==> maple: inputs <==
// LED_flow
module LED_flow(
  input      i_clk,                     
  input      i_rst_n,                   
  input      pause,                     
  output reg [6:0] keyboard_val,        
  output reg [7:0] keyboard             
 );
Settings: LEC_CHECK=0, CAP_MARGIN=15, CELL_PAD_IN_SITES_DETAIL_PLACEMENT=1, CELL_PAD_IN_SITES_GLOBAL_PLACEMENT=3, CORE_ASPECT_RATIO=1.61, CORE_MARGIN=2, CORE_UTILIZATION=40, GPL_TIMING_DRIVEN=1, MIN_ROUTING_LAYER=met2, PLACE_DENSITY=0.6, SLEW_MARGIN=20, TNS_END_PERCENT=5; clock period 37.4 ns.
run.sh (not shown) runs the stock make flow with config.mk's settings and CLKGATE_MAP_FILE=.
==> onyx: changes against maple <==
==> flow/config.mk (replaced) <==
export PLATFORM = sky130hd
export DESIGN_NAME = LED_flow
export DESIGN_NICKNAME = LED_flow
export VERILOG_FILES = /design/flow/design.v
export SDC_FILE = /design/flow/constraint.sdc
export NUM_CORES = 4
export LEC_CHECK = 0
export ABC_AREA = 1
export CAP_MARGIN = 20
export CORE_MARGIN = 2
export CORE_UTILIZATION = 72
export CTS_CLUSTER_SIZE = 96
export PLACE_DENSITY = 0.6
export SLEW_MARGIN = 20
==> flow/constraint.sdc (replaced) <==
create_clock -name core_clock -period 32.8 [get_ports {i_clk}]
set_input_delay 6.5600 -clock core_clock [delete_from_list [all_inputs] [get_ports {i_clk}]]
set_output_delay 6.5600 -clock core_clock [all_outputs]
set_load 0.01 [all_outputs]
==> yarrow: changes against maple <==
==> flow/config.mk (replaced) <==
export PLATFORM = sky130hd
export DESIGN_NAME = LED_flow
export DESIGN_NICKNAME = LED_flow
export VERILOG_FILES = /design/flow/design.v
export SDC_FILE = /design/flow/constraint.sdc
export NUM_CORES = 4
export LEC_CHECK = 0
export CAP_MARGIN = 20
export CORE_MARGIN = 2
export CORE_UTILIZATION = 40
export PLACE_DENSITY = 0.6
export SLEW_MARGIN = 20
==> flow/constraint.sdc (replaced) <==
create_clock -name core_clock -period 25.0 [get_ports {i_clk}]
set_input_delay 5.0000 -clock core_clock [delete_from_list [all_inputs] [get_ports {i_clk}]]
set_output_delay 5.0000 -clock core_clock [all_outputs]
set_load 0.01 [all_outputs]
==> metrics.csv <==
stage;metric;value;unit
synth;Synth Seq Share;3.813;%
timing;Final Setup Violations;7;
outcome;violated checks;negative setup slack;
outcome;status;failed layout checks;
worst_setup_path;CP top delay family;simple AND/OR/NAND/NOR gates;
timing;post-route setup slack;-1.382;ns
(the above is from onyx)
==> metrics.csv <==
stage;metric;value;unit
worst_setup_path;CP top delay family;AND-OR/OR-AND gates;
routing;First-pass DRT Iterations;6;
synth;Top cells by area;xnor2_1 7.9%, nor2_1 6.1%, nand2_1 5.8%;
worst_setup_path;Critical Path AT;23.81;ns
synth;Synth Seq Share;3.837;%
timing;Final Setup Violations;0;
final_layout;Storage cell area;970.9;um^2
outcome;status;finished clean;
timing;post-route setup slack;1.366;ns
placed_design;Place WS;0.5930;ns
timing;Hold WS;0.4231;ns
(the above is from yarrow)
==> metrics.csv <==
stage;metric;value;unit
timing;post-route setup slack;8.252;ns
synth;fraction of registers with async set/reset;0;%
outcome;status;finished clean;
timing;Final Setup Violations;0;
routing;post-route ant nets;0;
synth;Synth Seq Share;3.837;%
worst_setup_path;CP top delay family;AND-OR/OR-AND gates;
(the above is from maple)

* * *

==> try-delta: inputs <==
==> flow/design.v <==
`timescale 1ns / 1ps
module LED_flow(
  input      i_clk,                     
  input      i_rst_n,                   
  input      pause,                     
  output reg [6:0] keyboard_val,        
  output reg [7:0] keyboard             
 );
reg [1:0] cnt2;                         
reg [3:0] flag;                         
reg [23:0] flag_time;                   
reg key_clk_sec;                        
reg key_clk_sec_d;
reg [1:0] cnt;                          
reg key_clk_d;
wire key_clk  = cnt[1];                 
wire sec_tick = key_clk_sec & ~key_clk_sec_d;
wire scan_tick = key_clk & ~key_clk_d;
always @ (posedge i_clk)
   begin
     if (i_rst_n) begin
         cnt <= 2'd0;
         cnt2 <= 2'd0;
         key_clk_sec <= 1'b0;
         key_clk_sec_d <= 1'b0;
         key_clk_d <= 1'b0;
     end else begin
         cnt <= cnt + 1'b1;
         cnt2 <= (cnt2 + 1'b1) % 2'd3;
         if(cnt2 < 2'd1)
             key_clk_sec <= 1'b1;
         else
             key_clk_sec <= 1'b0;
         key_clk_sec_d <= key_clk_sec;
         key_clk_d <= key_clk;
     end
   end
always @ (posedge i_clk)
  begin
    if (i_rst_n)
        flag_time <= 24'b0;
    else if(sec_tick && !pause)
        flag_time <= (flag_time + 1'b1) % 24'd8640000;
  end
always @ (posedge i_clk)
  if (i_rst_n) begin
    flag <= 4'd0;
    keyboard <= 8'b1111_1111;
    keyboard_val <= 7'b1111111;
  end else if (scan_tick)
  begin
    flag <= (flag + 1'b1) % 4'd8;
    case(flag)
       4'h0:begin
                keyboard <= 8'b0111_1111;    
                case((flag_time / 19'd360000) / 4'd10)
                4'd0:keyboard_val <= 7'b0000001;
                4'd1:keyboard_val <= 7'b1001111;
                4'd2:keyboard_val <= 7'b0010010;
                4'd3:keyboard_val <= 7'b0000110;
                4'd4:keyboard_val <= 7'b1001100;
                4'd5:keyboard_val <= 7'b0100100;
                4'd6:keyboard_val <= 7'b0100000;
                4'd7:keyboard_val <= 7'b0001111;
                4'd8:keyboard_val <= 7'b0000000;
                4'd9:keyboard_val <= 7'b0001100;
                endcase
            end
       4'h1:begin
                keyboard <= 8'b1011_1111;    
                case((flag_time / 19'd360000) % 4'd10)
                4'd0:keyboard_val <= 7'b0000001;
                4'd1:keyboard_val <= 7'b1001111;
                4'd2:keyboard_val <= 7'b0010010;
                4'd3:keyboard_val <= 7'b0000110;
                4'd4:keyboard_val <= 7'b1001100;
                4'd5:keyboard_val <= 7'b0100100;
                4'd6:keyboard_val <= 7'b0100000;
                4'd7:keyboard_val <= 7'b0001111;
                4'd8:keyboard_val <= 7'b0000000;
                4'd9:keyboard_val <= 7'b0001100;
                endcase
            end
       4'h2:begin
                keyboard <= 8'b1101_1111;    
                case(((flag_time / 13'd6000) % 6'd60) / 4'd10)
                4'd0:keyboard_val <= 7'b0000001;
                4'd1:keyboard_val <= 7'b1001111;
                4'd2:keyboard_val <= 7'b0010010;
                4'd3:keyboard_val <= 7'b0000110;
                4'd4:keyboard_val <= 7'b1001100;
                4'd5:keyboard_val <= 7'b0100100;
                4'd6:keyboard_val <= 7'b0100000;
                4'd7:keyboard_val <= 7'b0001111;
                4'd8:keyboard_val <= 7'b0000000;
                4'd9:keyboard_val <= 7'b0001100;
                endcase
            end
       4'h3:begin
                keyboard <= 8'b1110_1111;    
                case(((flag_time / 13'd6000) % 6'd60) % 4'd10)
                4'd0:keyboard_val <= 7'b0000001;
                4'd1:keyboard_val <= 7'b1001111;
                4'd2:keyboard_val <= 7'b0010010;
                4'd3:keyboard_val <= 7'b0000110;
                4'd4:keyboard_val <= 7'b1001100;
                4'd5:keyboard_val <= 7'b0100100;
                4'd6:keyboard_val <= 7'b0100000;
                4'd7:keyboard_val <= 7'b0001111;
                4'd8:keyboard_val <= 7'b0000000;
                4'd9:keyboard_val <= 7'b0001100;
                endcase
            end
       4'h4:begin
                keyboard <= 8'b1111_0111;    
                case(((flag_time / 7'd100) % 6'd60) / 4'd10)
                4'd0:keyboard_val <= 7'b0000001;
                4'd1:keyboard_val <= 7'b1001111;
                4'd2:keyboard_val <= 7'b0010010;
                4'd3:keyboard_val <= 7'b0000110;
                4'd4:keyboard_val <= 7'b1001100;
                4'd5:keyboard_val <= 7'b0100100;
                4'd6:keyboard_val <= 7'b0100000;
                4'd7:keyboard_val <= 7'b0001111;
                4'd8:keyboard_val <= 7'b0000000;
                4'd9:keyboard_val <= 7'b0001100;
                endcase
            end
       4'h5:begin
                keyboard <= 8'b1111_1011;    
                case(((flag_time / 7'd100) % 6'd60) % 4'd10)
                4'd0:keyboard_val <= 7'b0000001;
                4'd1:keyboard_val <= 7'b1001111;
                4'd2:keyboard_val <= 7'b0010010;
                4'd3:keyboard_val <= 7'b0000110;
                4'd4:keyboard_val <= 7'b1001100;
                4'd5:keyboard_val <= 7'b0100100;
                4'd6:keyboard_val <= 7'b0100000;
                4'd7:keyboard_val <= 7'b0001111;
                4'd8:keyboard_val <= 7'b0000000;
                4'd9:keyboard_val <= 7'b0001100;
                endcase
            end
       4'h6:begin
                keyboard <= 8'b1111_1101;    
                case((flag_time % 7'd100)/4'd10)
                4'd0:keyboard_val <= 7'b0000001;
                4'd1:keyboard_val <= 7'b1001111;
                4'd2:keyboard_val <= 7'b0010010;
                4'd3:keyboard_val <= 7'b0000110;
                4'd4:keyboard_val <= 7'b1001100;
                4'd5:keyboard_val <= 7'b0100100;
                4'd6:keyboard_val <= 7'b0100000;
                4'd7:keyboard_val <= 7'b0001111;
                4'd8:keyboard_val <= 7'b0000000;
                4'd9:keyboard_val <= 7'b0001100;
                endcase
            end
       4'h7:begin
                keyboard <= 8'b1111_1110;    
                case(flag_time % 4'd10)
                4'd0:keyboard_val <= 7'b0000001;
                4'd1:keyboard_val <= 7'b1001111;
                4'd2:keyboard_val <= 7'b0010010;
                4'd3:keyboard_val <= 7'b0000110;
                4'd4:keyboard_val <= 7'b1001100;
                4'd5:keyboard_val <= 7'b0100100;
                4'd6:keyboard_val <= 7'b0100000;
                4'd7:keyboard_val <= 7'b0001111;
                4'd8:keyboard_val <= 7'b0000000;
                4'd9:keyboard_val <= 7'b0001100;
                endcase
            end
    endcase
  end
endmodule
==> flow/run.sh <==
#!/bin/bash
# the make line also repeats each setting of config.mk as NAME=value (left out here)
make -C /OpenROAD-flow-scripts/flow DESIGN_CONFIG=/design/flow/config.mk WORK_HOME=/design/flow/orfs CLKGATE_MAP_FILE= finish
==> flow/config.mk <==
export PLATFORM = sky130hd
export DESIGN_NAME = LED_flow
export DESIGN_NICKNAME = LED_flow
export VERILOG_FILES = /design/flow/design.v
export SDC_FILE = /design/flow/constraint.sdc
export NUM_CORES = 4
export LEC_CHECK = 0
export ABC_AREA = 1
export CAP_MARGIN = 25
export CELL_PAD_IN_SITES_DETAIL_PLACEMENT = 2
export CELL_PAD_IN_SITES_GLOBAL_PLACEMENT = 2
export CORE_MARGIN = 9
export CORE_UTILIZATION = 42
export CTS_CLUSTER_DIAMETER = 61
export MAX_ROUTING_LAYER = met5
export MIN_ROUTING_LAYER = met2
export SETUP_SLACK_MARGIN = 5.0
export SLEW_MARGIN = 20
export TNS_END_PERCENT = 95
==> flow/constraint.sdc <==
create_clock -name core_clock -period 30.9 [get_ports {i_clk}]
set_input_delay 6.1800 -clock core_clock [delete_from_list [all_inputs] [get_ports {i_clk}]]
set_output_delay 6.1800 -clock core_clock [all_outputs]
set_load 0.01 [all_outputs]
==> inputs of try-zinc, as changes to try-delta <==
==> flow/config.mk (replaced) <==
export PLATFORM = sky130hd
export DESIGN_NAME = LED_flow
export DESIGN_NICKNAME = LED_flow
export VERILOG_FILES = /design/flow/design.v
export SDC_FILE = /design/flow/constraint.sdc
export NUM_CORES = 4
export LEC_CHECK = 0
export ABC_AREA = 1
export CAP_MARGIN = 20
export CORE_MARGIN = 2
export CORE_UTILIZATION = 72
export CTS_CLUSTER_DIAMETER = 210
export CTS_CLUSTER_SIZE = 15
export PLACE_DENSITY_LB_ADDON = 0.19
export SETUP_SLACK_MARGIN = 3.95
export SLEW_MARGIN = 20
==> flow/constraint.sdc (replaced) <==
create_clock -name core_clock -period 25.5 [get_ports {i_clk}]
set_input_delay 5.1000 -clock core_clock [delete_from_list [all_inputs] [get_ports {i_clk}]]
set_output_delay 5.1000 -clock core_clock [all_outputs]
set_load 0.01 [all_outputs]
==> inputs of try-lagoon, as changes to try-delta <==
==> flow/config.mk (replaced) <==
export PLATFORM = sky130hd
export DESIGN_NAME = LED_flow
export DESIGN_NICKNAME = LED_flow
export VERILOG_FILES = /design/flow/design.v
export SDC_FILE = /design/flow/constraint.sdc
export NUM_CORES = 4
export LEC_CHECK = 0
export ABC_AREA = 1
export CAP_MARGIN = 20
export CORE_MARGIN = 2
export CORE_UTILIZATION = 70
export PLACE_DENSITY = 0.6
export SLEW_MARGIN = 20
==> flow/constraint.sdc (replaced) <==
create_clock -name core_clock -period 11.6 [get_ports {i_clk}]
set_input_delay 2.3200 -clock core_clock [delete_from_list [all_inputs] [get_ports {i_clk}]]
set_output_delay 2.3200 -clock core_clock [all_outputs]
set_load 0.01 [all_outputs]
==> inputs of try-umber, as changes to try-delta <==
==> flow/config.mk (replaced) <==
export PLATFORM = sky130hd
export DESIGN_NAME = LED_flow
export DESIGN_NICKNAME = LED_flow
export VERILOG_FILES = /design/flow/design.v
export SDC_FILE = /design/flow/constraint.sdc
export NUM_CORES = 4
export LEC_CHECK = 0
export CAP_MARGIN = 20
export CELL_PAD_IN_SITES_GLOBAL_PLACEMENT = 2
export CORE_ASPECT_RATIO = 1.96
export CORE_MARGIN = 2
export CORE_UTILIZATION = 33
export CTS_CLUSTER_SIZE = 98
export SLEW_MARGIN = 20
==> flow/constraint.sdc (replaced) <==
create_clock -name core_clock -period 25.0 [get_ports {i_clk}]
set_input_delay 5.0000 -clock core_clock [delete_from_list [all_inputs] [get_ports {i_clk}]]
set_output_delay 5.0000 -clock core_clock [all_outputs]
set_load 0.01 [all_outputs]
==> results <==
| quantity | try-zinc | try-umber | try-lagoon | try-delta |
|---|---|---|---|---|
| Mux share of post-synthesis cell area | 0.0794% | 4.08% | 0.0794% | 0.0794% |
| Mean Syn Cell Area | 5.58 µm² | 6.52 µm² | 5.58 µm² | 5.58 µm² |
| Dpl ws | -7.81 ns | 0.443 ns | - | - |
| Result of the run | aborted with a tool error | complete, no violations | aborted with a tool error | aborted with a tool error |
| Stage where the flow stopped | clock tree synthesis | - | detailed placement | detailed placement |
| Vertical die size | 191 µm | 390 µm | 194 µm | 263 µm |
| Netlist area before placement | 25200 µm² | 25000 µm² | 25200 µm² | 25200 µm² |
| Area fraction in and, or, nand and nor cells | 63.7% | 32.9% | 63.7% | 63.7% |
| Cell count after synthesis | 4516 | 3840 | 4516 | 4516 |
| Syn Nets | 4543 | 3867 | 4543 | 4543 |
| Cell Type Count | 94 | 152 | 94 | 94 |
| Chip footprint | 36500 µm² | 78200 µm² | 37500 µm² | 69100 µm² |
| Fraction of the yosys area taken by sequential cells | 3.81% | 3.84% | 3.81% | 3.81% |
| Initial core utilization | 73.0% | 33.2% | 71.0% | 42.5% |
| HPWL after detailed placement | 95500 µm | 94800 µm | - | - |
| Largest area contributor in the netlist | sky130_fd_sc_hd__nand2_1 | sky130_fd_sc_hd__xnor2_1 | sky130_fd_sc_hd__nand2_1 | sky130_fd_sc_hd__nand2_1 |
| Number of instances in the placed design | 5934 | 4805 | - | - |
| Global placement routability congestion | 1.06 | 0.951 | 1.02 | 0.965 |

* * *

==> v30 <==
RTL: the design.v shown in full above, as it stands there.
clock: 25.0 ns
lec_check: 0
cap_margin: 20
core_margin: 2
core_utilization: 30
cts_cluster_diameter: 261
cts_cluster_size: 98
place_density: 0.6
slew_margin: 20
==> v5 (differences from v30) <==
--- a/flow/config.mk
+++ b/flow/config.mk
@@ -6,9 +6,13 @@
 export NUM_CORES = 4
 export LEC_CHECK = 0
 export CAP_MARGIN = 20
+export CELL_PAD_IN_SITES_DETAIL_PLACEMENT = 1
+export CELL_PAD_IN_SITES_GLOBAL_PLACEMENT = 2
+export CORE_ASPECT_RATIO = 0.5
 export CORE_MARGIN = 2
-export CORE_UTILIZATION = 30
-export CTS_CLUSTER_DIAMETER = 261
+export CORE_UTILIZATION = 17
+export CTS_CLUSTER_DIAMETER = 252
 export CTS_CLUSTER_SIZE = 98
-export PLACE_DENSITY = 0.6
+export PLACE_DENSITY_LB_ADDON = 0.04
 export SLEW_MARGIN = 20
+export TNS_END_PERCENT = 10
==> notes <==
v30 passed the timing, design-rule and antenna checks. v5 went through all stages and came out clean. Against v30, the worst hold slack of v5 is lower by 0.00056 ns. In v5 the clock skew is lower than in v30, by 0.0042 ns. Routed wire length: v30 is lower than v5 (34%). Of v30 and v5, v5 has the higher critical path depth (gap 2). In synthesized cell count, v5 and v30 do not differ.
==> figures <==
Result of the run: v30 complete, no violations; v5 complete, no violations
Final WS setup: v30 1.61 ns; v5 1.63 ns
Clock-pin slew of the registers on the worst-case setup and hold paths: v30 0.08 ns; v5 0.09 ns
Total die size: v30 0.0858 sq mm; v5 0.151 sq mm
Number of placed instances with taps included: v30 4782; v5 5810
Detailed Routing Iterations Pass 1: v30 6; v5 5
Fraction of standard cell area that is sequential: v30 3.66%; v5 3.42%
Clock network latency to the later pin of the worst-skew pair: v30 0.31 ns; v5 0.33 ns
All-Layer GR Usage: v30 18.5%; v5 16.3%
Worst-case setup slack after placement: v30 0.149 ns; v5 -0.0280 ns
Storage element area: v30 978 sq um; v5 983 sq um
Final worst hold slack: v30 0.423 ns; v5 0.423 ns
Final standard cell count with taps included and fillers excluded: v30 4805; v5 5822
Number of resized instances in the post-cts repair step: v30 0; v5 1
